Design lcd_driver_top, start of the top module:
module lcd_driver_top (
    input  wire clk,
    input  wire rst_n,
    output wire lcd_resetn,
    output wire lcd_cs,
    output wire lcd_dc,
    output wire lcd_sclk,
    output wire lcd_sda
);
wire ds_fifo_write_valid;
wire [8:0] ds_fifo_write_data;
wire ds_fifo_write_ready;
wire fifo_serial_read_valid;
wire [8:0] fifo_serial_read_data;
wire fifo_serial_read_ready;
data_source data_source_inst (
    .clk(clk),
    .rst_n(rst_n),
    .fifo_write_valid(ds_fifo_write_valid),
    .fifo_write_data(ds_fifo_write_data),
    .fifo_write_ready(ds_fifo_write_ready),
    .lcd_resetn(lcd_resetn)
);
fifo #(
    .DEPTH(16),
    .WIDTH(9)
) fifo_inst (
    .clk(clk),
    .rst_n(rst_n),
    .read_ready(fifo_serial_read_ready),
    .read_valid(fifo_serial_read_valid),
    .read_data(fifo_serial_read_data),
    .write_ready(ds_fifo_write_ready),
    .write_valid(ds_fifo_write_valid),
    .write_data(ds_fifo_write_data)
);
serializer serializer_inst (
    .clk(clk),
    .rst_n(rst_n),
    .fifo_valid(fifo_serial_read_valid),
    .fifo_data(fifo_serial_read_data),
    .fifo_read_ready(fifo_serial_read_ready),
    .CS(lcd_cs),
    .SCLK(lcd_sclk),
    .D_C(lcd_dc),
    .SDA(lcd_sda)
);
endmodule
For scale: ~1300 cells after synthesis, roughly 7 I/O pins.
Settings: LEC_CHECK=0, CAP_MARGIN=20, CELL_PAD_IN_SITES_DETAIL_PLACEMENT=0, CELL_PAD_IN_SITES_GLOBAL_PLACEMENT=0, CORE_MARGIN=2, CORE_UTILIZATION=71, CTS_CLUSTER_SIZE=41, GPL_ROUTABILITY_DRIVEN=0, MIN_ROUTING_LAYER=met1, SETUP_SLACK_MARGIN=-0.2, SLEW_MARGIN=35; clock period 2.34 ns.
run.sh (not shown) runs the stock make flow with config.mk's settings and CLKGATE_MAP_FILE=.
The first run ran to the end with violations: setup timing.
Then changed:
- CELL_PAD_IN_SITES_DETAIL_PLACEMENT: 0 -> default
- CELL_PAD_IN_SITES_GLOBAL_PLACEMENT: 0 -> default
- CORE_UTILIZATION: 71 -> 61
- CTS_CLUSTER_SIZE: 41 -> 31
- GPL_ROUTABILITY_DRIVEN: 0 -> default
- MIN_ROUTING_LAYER: met1 -> default
- SETUP_SLACK_MARGIN: -0.2 -> default
- SLEW_MARGIN: 35 -> 20
- clock period: 2.34 -> 5.16 ns (I/O delays scaled with it)
The changed run ran to the end with no violations. Sequential power falls by 55%. Die area rises by 16%. Final cell count falls by 7.4%. Clock-buffer cell count falls by 3. Final area falls by 10%. Clock power falls by 53%. Non-clock buffer count falls by 136.

* * *

Setup of old:
Starting RTL as in the previous note.
Settings: LEC_CHECK=0, CAP_MARGIN=20, CELL_PAD_IN_SITES_DETAIL_PLACEMENT=2, CELL_PAD_IN_SITES_GLOBAL_PLACEMENT=1, CORE_ASPECT_RATIO=0.98, CORE_MARGIN=2, CORE_UTILIZATION=38, HOLD_SLACK_MARGIN=0.09, MAX_ROUTING_LAYER=met4, MIN_ROUTING_LAYER=met2, SLEW_MARGIN=15, TNS_END_PERCENT=20; clock period 2.87 ns.
[old] flow finished | final checks: failed | reasons: negative setup slack
What new does differently from old at the input level:
Settings: HOLD_SLACK_MARGIN: 0.09 -> unset; TNS_END_PERCENT: 20 -> unset; CORE_ASPECT_RATIO: 0.98 -> unset; CELL_PAD_IN_SITES_GLOBAL_PLACEMENT: 1 -> unset; CELL_PAD_IN_SITES_DETAIL_PLACEMENT: 2 -> unset; PLACE_DENSITY_LB_ADDON: unset -> 0.08; CORE_UTILIZATION: 38 -> 40; SLEW_MARGIN: 15 -> 20; the clock period (ns, I/O delays scaled along): 2.87 -> 10.0.
==> comparison <==
- Both conditions hold for new: the flow ran to the end and the final layout passed the timing, design-rule and antenna checks.
- Compared with old, new shows a largest net degree at the start of global routing that is 93 higher.
- In new the clock network fraction of total power turned out 0.4 points higher than in old.
- Against old as the reference, new delivers a lower number of nets in the finished design.
- In the metrics for new and old, the one carrying the lower total power is new.
- new ends up with a sequential share of layout area that is 2.6 points higher than in old.

* * *

== raven ==
lcd_driver_top again, from the RTL that the note above started with.
==> flow/config.mk <==
export PLATFORM = sky130hd
export DESIGN_NAME = lcd_driver_top
export DESIGN_NICKNAME = lcd_driver_top
export VERILOG_FILES = /design/flow/design.v
export SDC_FILE = /design/flow/constraint.sdc
export NUM_CORES = 4
export LEC_CHECK = 0
export ABC_AREA = 1
export CAP_MARGIN = 20
export CORE_ASPECT_RATIO = 0.5
export CORE_MARGIN = 2
export CORE_UTILIZATION = 72
export CTS_CLUSTER_DIAMETER = 400
export CTS_CLUSTER_SIZE = 98
export SETUP_SLACK_MARGIN = 0.66
export SLEW_MARGIN = 20
==> flow/constraint.sdc <==
create_clock -name core_clock -period 2.23 [get_ports {clk}]
set_input_delay 0.4460 -clock core_clock [delete_from_list [all_inputs] [get_ports {clk}]]
set_output_delay 0.4460 -clock core_clock [all_outputs]
set_load 0.01 [all_outputs]
raven got as far as 5_1_grt, where a tool error ended the run.
--- input diff raven..indigo ---
# raven
export LEC_CHECK = 0
export ABC_AREA = 1
export CAP_MARGIN = 20
export CORE_ASPECT_RATIO = 0.5
export CORE_MARGIN = 2
export CORE_UTILIZATION = 72
export CTS_CLUSTER_DIAMETER = 400
export CTS_CLUSTER_SIZE = 98
export SETUP_SLACK_MARGIN = 0.66
export SLEW_MARGIN = 20
create_clock -name core_clock -period 2.23 [get_ports {clk}]
# indigo
export LEC_CHECK = 0
export ABC_AREA = 1
export CAP_MARGIN = 20
export CORE_MARGIN = 2
export CORE_UTILIZATION = 72
export CTS_CLUSTER_DIAMETER = 357
export CTS_CLUSTER_SIZE = 30
export SLEW_MARGIN = 20
create_clock -name core_clock -period 2.1 [get_ports {clk}]
Findings:
Delta (indigo minus raven): number of CTS-inserted buffers higher, adder and majority gate portion of the synthesized area flat, count of cells resized by post-cts repair has decreased. indigo did not make it past 5_1_grt, where a tool error ended it. Diff raven..indigo | average size of a mapped cell | unchanged. Row vertical die dimension: indigo higher / raven lower.
Input changes introduced in xenon (baseline for comparison: indigo):
# indigo
export LEC_CHECK = 0
export ABC_AREA = 1
export CAP_MARGIN = 20
export CORE_MARGIN = 2
export CORE_UTILIZATION = 72
export CTS_CLUSTER_DIAMETER = 357
export CTS_CLUSTER_SIZE = 30
export SLEW_MARGIN = 20
create_clock -name core_clock -period 2.1 [get_ports {clk}]
# xenon
export LEC_CHECK = 0
export CAP_MARGIN = 20
export CORE_MARGIN = 2
export CORE_UTILIZATION = 72
export SLEW_MARGIN = 20
create_clock -name core_clock -period 3.94 [get_ports {clk}]
==> comparison <==
On area fraction in compound gates after synthesis: xenon sits above indigo. The sequential element share of the synthesized area in xenon sits 1.6 points above the value recorded for indigo. Comparing number of gates resized after CTS for xenon and indigo, the bigger number came from indigo. Compared with indigo, in xenon synthesized flop and latch total held; summed standard-cell area reported by yosys down 480 µm². xenon reached the end of the flow, and the finished layout is clean on the timing, design-rule and antenna checks. On xenon: mux share of post-synthesis cell area is 14 points higher than what indigo gave.
The inputs of tundra differ from those of xenon as listed below.
# xenon
export LEC_CHECK = 0
export CAP_MARGIN = 20
export CORE_MARGIN = 2
export CORE_UTILIZATION = 72
export SLEW_MARGIN = 20
create_clock -name core_clock -period 3.94 [get_ports {clk}]
# tundra
export LEC_CHECK = 0
export CAP_MARGIN = 20
export CORE_MARGIN = 2
export CORE_UTILIZATION = 40
export SETUP_SLACK_MARGIN = 1.05
export SLEW_MARGIN = 20
create_clock -name core_clock -period 3.77 [get_ports {clk}]
### Flow results
- Met1 layer usage reported by global route | tundra below xenon
- Against xenon, tundra comes in about 1% lower on maximum vdd drop.
- Looking at longest individual stage delay on the worst path, tundra sits 0.22 ns below xenon.
- Re buffer levels on the longest clock path: no difference whatsoever between xenon and tundra.
- Delta (tundra minus xenon): design internal power rose 8.1%; portion of total power attributed to the clock network rose 2.5 points; wire length on met1 rose about 14%; via density per instance fell 14%.
- When the final numbers for xenon and tundra were put side by side, the smallest hold slack turned out to be smaller in tundra.
- Comparing xenon and tundra, the lower post-route minimum period was measured on tundra.
## Diff of input files: willow against tundra
# tundra
export LEC_CHECK = 0
export CAP_MARGIN = 20
export CORE_MARGIN = 2
export CORE_UTILIZATION = 40
export SETUP_SLACK_MARGIN = 1.05
export SLEW_MARGIN = 20
create_clock -name core_clock -period 3.77 [get_ports {clk}]
# willow
export LEC_CHECK = 0
export CAP_MARGIN = 20
export CELL_PAD_IN_SITES_DETAIL_PLACEMENT = 1
export CORE_ASPECT_RATIO = 0.73
export CORE_MARGIN = 2
export CORE_UTILIZATION = 40
export SLEW_MARGIN = 20
create_clock -name core_clock -period 10.0 [get_ports {clk}]
Well-tap cell count delta for willow relative to tundra: about 1.1% lower. Between willow and tundra, it is willow whose clock latency of the later-clocked register in the worst-skew pair is lower, by 0.02 ns. Against tundra, total design power in willow fell by more than half. From tundra to willow the numbers moved as follows: core outline area was more or less identical; utilization shows a reduction of 3.4 points. Setup slack | willow above tundra.
No activity file was given, so power comes from the tool's default toggle rates.
